==> run a: inputs <==
## fix_audio_ns
module fix_audio_ns(
	output reg ack, 
	output reg overflow, 
	output reg [16-1:0] tx_data, 
	input [16-1:0] rx_data, 
	input [16+16+16+4-1:0] conf, 
	input req, 
	input enable, 
	input rstn, clk 
);
export LEC_CHECK = 0
export ABC_AREA = 0
export CAP_MARGIN = 20
export CELL_PAD_IN_SITES_GLOBAL_PLACEMENT = 3
export CORE_MARGIN = 8
export CORE_UTILIZATION = 55
export CTS_CLUSTER_SIZE = 18
export GPL_ROUTABILITY_DRIVEN = 0
export GPL_TIMING_DRIVEN = 0
export MAX_ROUTING_LAYER = met4
export MIN_ROUTING_LAYER = met2
export PLACE_DENSITY_LB_ADDON = 0.07
export SLEW_MARGIN = 15
export TNS_END_PERCENT = 15
create_clock -name core_clock -period 69.3 [get_ports {clk}]
run.sh (not shown) runs the stock make flow with config.mk's settings and CLKGATE_MAP_FILE=.
==> run b (differences from run a) <==
Settings changed: ABC_AREA 0 to 1, CELL_PAD_IN_SITES_GLOBAL_PLACEMENT 3 to default, CORE_MARGIN 8 to 2, CORE_UTILIZATION 55 to 72, GPL_ROUTABILITY_DRIVEN 0 to default, GPL_TIMING_DRIVEN 0 to 1, MIN_ROUTING_LAYER met2 to default, SETUP_SLACK_MARGIN from default to 2.14, SLEW_MARGIN 15 to 35, TNS_END_PERCENT 15 to 5.
==> flow/constraint.sdc (replaced) <==
create_clock -name core_clock -period 75.5 [get_ports {clk}]
set_input_delay 15.1000 -clock core_clock [delete_from_list [all_inputs] [get_ports {clk}]]
set_output_delay 15.1000 -clock core_clock [all_outputs]
set_load 0.01 [all_outputs]
==> run c (differences from run a) <==
Settings changed: ABC_AREA 0 to 1, CELL_PAD_IN_SITES_GLOBAL_PLACEMENT 3 to default, CORE_MARGIN 8 to 2, CORE_UTILIZATION 55 to 62, CTS_CLUSTER_DIAMETER from default to 275, CTS_CLUSTER_SIZE 18 to 96, GPL_ROUTABILITY_DRIVEN 0 to default, GPL_TIMING_DRIVEN 0 to default, MAX_ROUTING_LAYER met4 to default, MIN_ROUTING_LAYER met2 to default, PLACE_DENSITY_LB_ADDON 0.07 to default, SLEW_MARGIN 15 to 20, TNS_END_PERCENT 15 to default.
==> flow/constraint.sdc (replaced) <==
create_clock -name core_clock -period 64.4 [get_ports {clk}]
set_input_delay 12.8800 -clock core_clock [delete_from_list [all_inputs] [get_ports {clk}]]
set_output_delay 12.8800 -clock core_clock [all_outputs]
set_load 0.01 [all_outputs]
==> qor summary <==
quantity                                                                                              run a           run c                 run b
Run status                                                                                   did not finish  did not finish       failed layout checks
Failing step                                                                   global placement without I/O  global routing                     -
Layout check failures                                                                                     -               -  negative setup slack
FP Core Util                                                                                          55.2%           62.6%                 72.6%
# Post-CTS Setup Buffers                                                                                  -             314                    68
Area of the die                                                                                   0.121 mm²       0.102 mm²            0.0881 mm²
AND-OR/OR-AND Cells, Area Fraction                                                                    22.9%           15.5%                 15.5%
Number of buffers on the longest clock path                                                               -               3                     3
Post-DP HPWL                                                                                              -          183 mm                159 mm
Core Footprint                                                                                    0.110 mm²      0.0986 mm²            0.0850 mm²
Fraction of the mapped netlist area in adder cells                                                    18.1%           17.8%                 17.8%
Multiplexer fraction of the synthesized cell area                                                     7.26%         0.0345%               0.0345%
Site row count                                                                                          122             115                   107
Proportion of synthesized chip area in sequential cells                                               22.3%           21.9%                 21.9%
Top-area cell share                                                                                   16.8%           16.5%                 16.5%
Basic-gate share of the synthesized area counting and, or, nand and nor cells                         18.7%           27.9%                 27.9%
Post-CTS Hold Buffers                                                                                     -               0                     0
Post-synthesis xor/xnor area fraction                                                                 6.54%           5.83%                 5.83%
TritonCTS Buffers                                                                                         -               9                    50
Chip area line of the yosys report                                                               0.0608 mm²      0.0617 mm²            0.0617 mm²
Mean Syn Cell Area                                                                                 8.40 µm²        7.09 µm²              7.09 µm²
Setup slack at placement                                                                                  -        -7.69 ns              -3.04 ns
IO Port Bufs                                                                                              -              89                    89
# H-tree levels                                                                                           -               1                     2
Count of clock tree sinks                                                                                 -             519                   519
Synthesized instance count                                                                            7,236           8,713                 8,713
Placed Instances                                                                                          -           11.6k                 10.0k

========
==> v7: inputs <==
fix_audio_ns again, from the RTL that the note above started with.
Settings: LEC_CHECK=0, ABC_AREA=1, CAP_MARGIN=20, CORE_MARGIN=2, CORE_UTILIZATION=72, CTS_CLUSTER_DIAMETER=215, CTS_CLUSTER_SIZE=60, PLACE_DENSITY=0.35, SETUP_SLACK_MARGIN=5.0, SLEW_MARGIN=20; clock period 76.5 ns.
==> v27: changes against v7 <==
- CORE_UTILIZATION: 72 -> 40
- CTS_CLUSTER_DIAMETER: 215 -> not set
- CTS_CLUSTER_SIZE: 60 -> not set
- GPL_TIMING_DRIVEN: not set -> 0
- PLACE_DENSITY: 0.35 -> not set
- SETUP_SLACK_MARGIN: 5.0 -> not set
- SLEW_MARGIN: 20 -> 25
==> flow/constraint.sdc (replaced) <==
create_clock -name core_clock -period 90.0 [get_ports {clk}]
set_input_delay 18.0000 -clock core_clock [delete_from_list [all_inputs] [get_ports {clk}]]
set_output_delay 18.0000 -clock core_clock [all_outputs]
set_load 0.01 [all_outputs]
==> v21: changes against v7 <==
- ABC_AREA: 1 -> not set
- CORE_UTILIZATION: 72 -> 16
- CTS_CLUSTER_DIAMETER: 215 -> not set
- CTS_CLUSTER_SIZE: 60 -> not set
- PLACE_DENSITY: 0.35 -> not set
- SETUP_SLACK_MARGIN: 5.0 -> not set
==> flow/constraint.sdc (replaced) <==
create_clock -name core_clock -period 103.0 [get_ports {clk}]
set_input_delay 20.6000 -clock core_clock [delete_from_list [all_inputs] [get_ports {clk}]]
set_output_delay 20.6000 -clock core_clock [all_outputs]
set_load 0.01 [all_outputs]
==> results <==
- v21 completed without violations. v27 passed the timing, design-rule and antenna checks. v7 failed in global routing (5_1_grt) (GRT-0232).
- Between v27 and v21, the lower via count is in v21 (gap about 8%, measured against v21).
- Against v21, the critical path depth of v27 is higher by 195.
- Between v27 and v21, the lower cell area is in v27 (gap 0.41%, measured against v21).
- Of v27 and v21, v27 has the higher clock skew (gap 38 ps).
- Against v27, the non-clock buffer count of v21 is lower by 260.
- In v21 the worst hold slack is worse than in v27, by 2.2 ps.
- In v27 the cell count is smaller than in v21, by 9.7%.
- Die size, highest first: v21, v27, v7.
- Between v27 and v21, the lower wire length is in v21 (gap about 4.4%, measured against v21).
==> figures <==
item                                                                  v27                    v21                         v7
Max Freq                                                         12.0 MHz               10.6 MHz                          -
Post-synthesis instance total                                        8713                   7236                       8713
Clock tree buffer count of the final layout                            70                     76                          -
Final Net Count                                                      9851                   8072                          -
Critical Path Source                                u_fixu.u_fix_sdc_c[0]  u_fixu.u_fix_sdc_c[1]                          -
Final GP Congestion                                                  1.03                  0.957                       1.07
Run status                                       timing/DRC/antenna clean  timing/DRC/antenna clean  aborted with a tool error
Failing step                                                            -                      -   global routing (5_1_grt)
Met3 routed wirelength                                           18400 um               15100 um                          -
Total met2 wirelength after detailed routing                     98700 um              101000 um                          -
CTS-repair resized insts                                              146                      0                        181
Hold path start                                                 hpf_y0[7]             u_fixu.ack                          -
Count of instantiated cells in the yosys netlist                     8713                   7236                       8713
Sequential cell area                                            13500 um2              13500 um2                          -
Setup slack of the worst register-to-register path                6540 ps                8370 ps                          -
Category of the most critical setup path                     flop to flop           flop to flop                          -
Post-Synthesis Cell Area                                        61700 um2              60800 um2                  61700 um2
Setup tns final                                                      0 ps                   0 ps                          -
Antenna diodes                                                          1                      7                          -
CP endpoint kind                                                     flop                   flop                          -

========
==> v4 <==
Starting RTL as in the previous note.
export LEC_CHECK = 0
export ABC_AREA = 1
export CAP_MARGIN = 20
export CORE_MARGIN = 2
export CORE_UTILIZATION = 65
export CTS_CLUSTER_SIZE = 18
export GPL_TIMING_DRIVEN = 1
export MAX_ROUTING_LAYER = met4
export SETUP_SLACK_MARGIN = 5.0
export SLEW_MARGIN = 35
export TNS_END_PERCENT = 90
create_clock -name core_clock -period 83.8 [get_ports {clk}]
==> v8 (differences from v4) <==
CAP_MARGIN = 0   (was 20)
CORE_UTILIZATION = 72   (was 65)
CTS_CLUSTER_DIAMETER = 400   (was unset)
CTS_CLUSTER_SIZE = 10   (was 18)
GPL_TIMING_DRIVEN = unset   (was 1)
MAX_ROUTING_LAYER = unset   (was met4)
PLACE_DENSITY = 0.4   (was unset)
SETUP_SLACK_MARGIN = unset   (was 5.0)
SLEW_MARGIN = 20   (was 35)
TNS_END_PERCENT = 5   (was 90)
==> flow/constraint.sdc (replaced) <==
create_clock -name core_clock -period 16.8 [get_ports {clk}]
set_input_delay 3.3600 -clock core_clock [delete_from_list [all_inputs] [get_ports {clk}]]
set_output_delay 3.3600 -clock core_clock [all_outputs]
set_load 0.01 [all_outputs]
==> notes.md <==
The flow did not finish. The tools report the last flow stage reached as global routing. The tool reported: "[ERROR GRT-0116] Global routing finished with congestion. Check the congestion regions in the DRC Viewer".

The global routing met2 resource utilization was 0.986. The placeable core region was 85,000 µm². The run gives 76,400 µm² as the placed instance area.
Source of the figures above: v8

==> notes.md <==
The final critical-path required period works out to 75.63 ns. According to the floorplan report, the placeable core area is 94,600 µm².

Synthesized-area fraction occupied by and/or/nand/nor cells: 0.279. Number of non-filler instances in the completed layout: 10.3k. Per STA, the endpoint of the critical path is u_fixu.z[14]$_DFFE_PN0P_. The flow ran to the end and the layout has no timing, DRC or antenna violations. The post-placement cell area is 64,100 µm². Root buffer selected by CTS: sky130_fd_sc_hd__clkbuf_16.
Source of the figures above: v4


========
==> maple <==
Starting RTL as in the previous note.
Settings: LEC_CHECK=0, CAP_MARGIN=20, CORE_MARGIN=2, CORE_UTILIZATION=72, CTS_CLUSTER_DIAMETER=231, CTS_CLUSTER_SIZE=61, MAX_ROUTING_LAYER=met4, SETUP_SLACK_MARGIN=3.8, SLEW_MARGIN=20; clock period 77.0 ns.
==> inputs of raven, as changes to maple <==
==> flow/config.mk (replaced) <==
export PLATFORM = sky130hd
export DESIGN_NAME = fix_audio_ns
export DESIGN_NICKNAME = fix_audio_ns
export VERILOG_FILES = /design/flow/design.v
export SDC_FILE = /design/flow/constraint.sdc
export NUM_CORES = 4
export LEC_CHECK = 0
export ABC_AREA = 1
export CAP_MARGIN = 20
export CORE_MARGIN = 2
export CORE_UTILIZATION = 17
export CTS_CLUSTER_SIZE = 18
export GPL_TIMING_DRIVEN = 0
export MAX_ROUTING_LAYER = met4
export PLACE_DENSITY_LB_ADDON = 0.07
export SETUP_SLACK_MARGIN = 5.0
export SLEW_MARGIN = 35
export TNS_END_PERCENT = 15
==> flow/constraint.sdc (replaced) <==
create_clock -name core_clock -period 110.0 [get_ports {clk}]
set_input_delay 22.0000 -clock core_clock [delete_from_list [all_inputs] [get_ports {clk}]]
set_output_delay 22.0000 -clock core_clock [all_outputs]
set_load 0.01 [all_outputs]
==> inputs of lagoon, as changes to maple <==
--- a/flow/config.mk
+++ b/flow/config.mk
@@ -9,7 +9,5 @@
 export CORE_MARGIN = 2
-export CORE_UTILIZATION = 72
-export CTS_CLUSTER_DIAMETER = 231
+export CORE_UTILIZATION = 66
 export CTS_CLUSTER_SIZE = 61
 export MAX_ROUTING_LAYER = met4
-export SETUP_SLACK_MARGIN = 3.8
 export SLEW_MARGIN = 20
==> summary of the runs <==
lagoon finished but fails on setup timing. maple stopped in 5_1_grt. raven completed without violations. Between lagoon and raven, the lower sequential share of layout area is in lagoon (gap 0.23 points). Against lagoon, the core utilization of raven is lower by 60 points. Against lagoon, the critical path depth of raven is higher by 192. In raven the first-iteration DRC count is smaller than in lagoon, by about 60%. Against lagoon, the worst setup slack of raven is better by 16000 ps. In flip-flop count, raven and lagoon do not differ. In lagoon the non-clock buffer count is higher than in raven, by 365.
==> figures <==
metric                                                              raven           maple                      lagoon
Required time of the critical path                              110560 ps               -                    77540 ps
Combinational gate area                                       41900 sq um               -                 48800 sq um
Total Die Area                                               368000 sq um     86800 sq um                 94600 sq um
Chip height                                                        607 um          295 um                      308 um
Synthesized netlist cell count                                       8713            7236                        7236
Tap Count                                                            4794               -                        1186
Max Transition Viols Final                                              0               -                           0
Post-route ant nets                                                     0               -                           0
Post-synthesis instance area                                  61700 sq um     60800 sq um                 60800 sq um
H-Tree Level Count                                                      3               1                           2
Post-CTS Setup Repair Bufs                                              0             390                         135
Worst hold-check slack                                             475 ps               -                      465 ps
Run status                                        complete, no violations  did not finish  complete, but fails checks
Failing step                                                            -         5_1_grt                           -
Reasons for failing layout checks                                       -               -                setup timing
Reg-to-reg critical path endpoint                            u_fixu.z[14]               -                u_fixu.z[12]
Fraction of the cycle the final worst path needs                    85.7%               -                        101%
Antenna cell count                                                      1               -                          14
Cts bufs inserted                                                      68              12                          51

========
==> v13: inputs <==
fix_audio_ns again, from the RTL that the note above started with.
==> flow/design.v (excerpt) <==
module fix_audio_ns(
	output reg ack, 
	output reg overflow, 
	output reg [16-1:0] tx_data, 
	input [16-1:0] rx_data, 
	input [16+16+16+4-1:0] conf, 
	input req, 
	input enable, 
	input rstn, clk 
);
clock: 77.5 ns
lec_check: 0
abc_area: 1
cap_margin: 25
cell_pad_in_sites_global_placement: 1
core_aspect_ratio: 1.82
core_margin: 8
core_utilization: 19
cts_cluster_size: 71
gpl_routability_driven: 0
gpl_timing_driven: 0
max_routing_layer: met4
min_routing_layer: met2
place_density_lb_addon: 0.07
slew_margin: 15
tns_end_percent: 15
==> inputs of v15, as changes to v13 <==
==> flow/config.mk (replaced) <==
export PLATFORM = sky130hd
export DESIGN_NAME = fix_audio_ns
export DESIGN_NICKNAME = fix_audio_ns
export VERILOG_FILES = /design/flow/design.v
export SDC_FILE = /design/flow/constraint.sdc
export NUM_CORES = 4
export LEC_CHECK = 0
export ABC_AREA = 1
export CAP_MARGIN = 20
export CORE_MARGIN = 2
export CORE_UTILIZATION = 57
export CTS_CLUSTER_SIZE = 18
export GPL_TIMING_DRIVEN = 1
export MAX_ROUTING_LAYER = met4
export PLACE_DENSITY_LB_ADDON = 0.07
export SETUP_SLACK_MARGIN = 5.0
export SLEW_MARGIN = 35
export TNS_END_PERCENT = 15
==> flow/constraint.sdc (replaced) <==
create_clock -name core_clock -period 90.0 [get_ports {clk}]
set_input_delay 18.0000 -clock core_clock [delete_from_list [all_inputs] [get_ports {clk}]]
set_output_delay 18.0000 -clock core_clock [all_outputs]
set_load 0.01 [all_outputs]
==> inputs of v5, as changes to v13 <==
==> flow/config.mk (replaced) <==
export PLATFORM = sky130hd
export DESIGN_NAME = fix_audio_ns
export DESIGN_NICKNAME = fix_audio_ns
export VERILOG_FILES = /design/flow/design.v
export SDC_FILE = /design/flow/constraint.sdc
export NUM_CORES = 4
export LEC_CHECK = 0
export ABC_AREA = 1
export CAP_MARGIN = 20
export CORE_MARGIN = 2
export CORE_UTILIZATION = 72
export CTS_CLUSTER_DIAMETER = 400
export CTS_CLUSTER_SIZE = 100
export PLACE_DENSITY = 0.4
export SLEW_MARGIN = 20
==> flow/constraint.sdc (replaced) <==
create_clock -name core_clock -period 16.8 [get_ports {clk}]
set_input_delay 3.3600 -clock core_clock [delete_from_list [all_inputs] [get_ports {clk}]]
set_output_delay 3.3600 -clock core_clock [all_outputs]
set_load 0.01 [all_outputs]
==> comparison table <==
item                                                                                                          v15                              v5                         v13
Outcome                                                                                            finished clean       aborted with a tool error              finished clean
Stage where the flow stopped                                                                                    -  clock tree synthesis (4_1_cts)                           -
Worst-Skew Late Latency                                                                                   0.64 ns                               -                     0.76 ns
Weighted congestion at the end of routability-driven global placement                                       1.036                           1.238                           -
Hold worst-path end                                                                        lpf_x1[10]$_DFFE_PN0P_                               -       lpf_y1[6]$_DFFE_PN0P_
Routing usage on met3                                                                                     0.07111                               -                      0.3215
Clock-pin slew reported for the worst setup and hold paths after clock tree synthesis                     0.07 ns                               -                     0.08 ns
Most congested layer reported by global routing                                                              met2                               -                        met2
Largest stage delay, worst path                                                                           0.58 ns                               -                     0.50 ns
Number of cells on the worst reg-to-reg path                                                                  578                               -                         603
Avg WL per Cell                                                                                     20.70 microns                               -               25.43 microns
Maximum operating frequency                                                                             12.64 MHz                               -                   13.30 MHz
H-tree depth                                                                                                    2                               -                           2
Count of routing violations after the opening detailed-route iteration                                       6403                               -                       16510
Tap cell instance count                                                                                      1403                               -                        4260
Root buf cell                                                                          sky130_fd_sc_hd__clkbuf_16                               -  sky130_fd_sc_hd__clkbuf_16
Average vias per placed instance                                                                            5.866                               -                       6.421
End point of the critical path                                                            u_fixu.z[6]$_DFFE_PN0P_                               -    u_fixu.z[14]$_DFFE_PN0P_
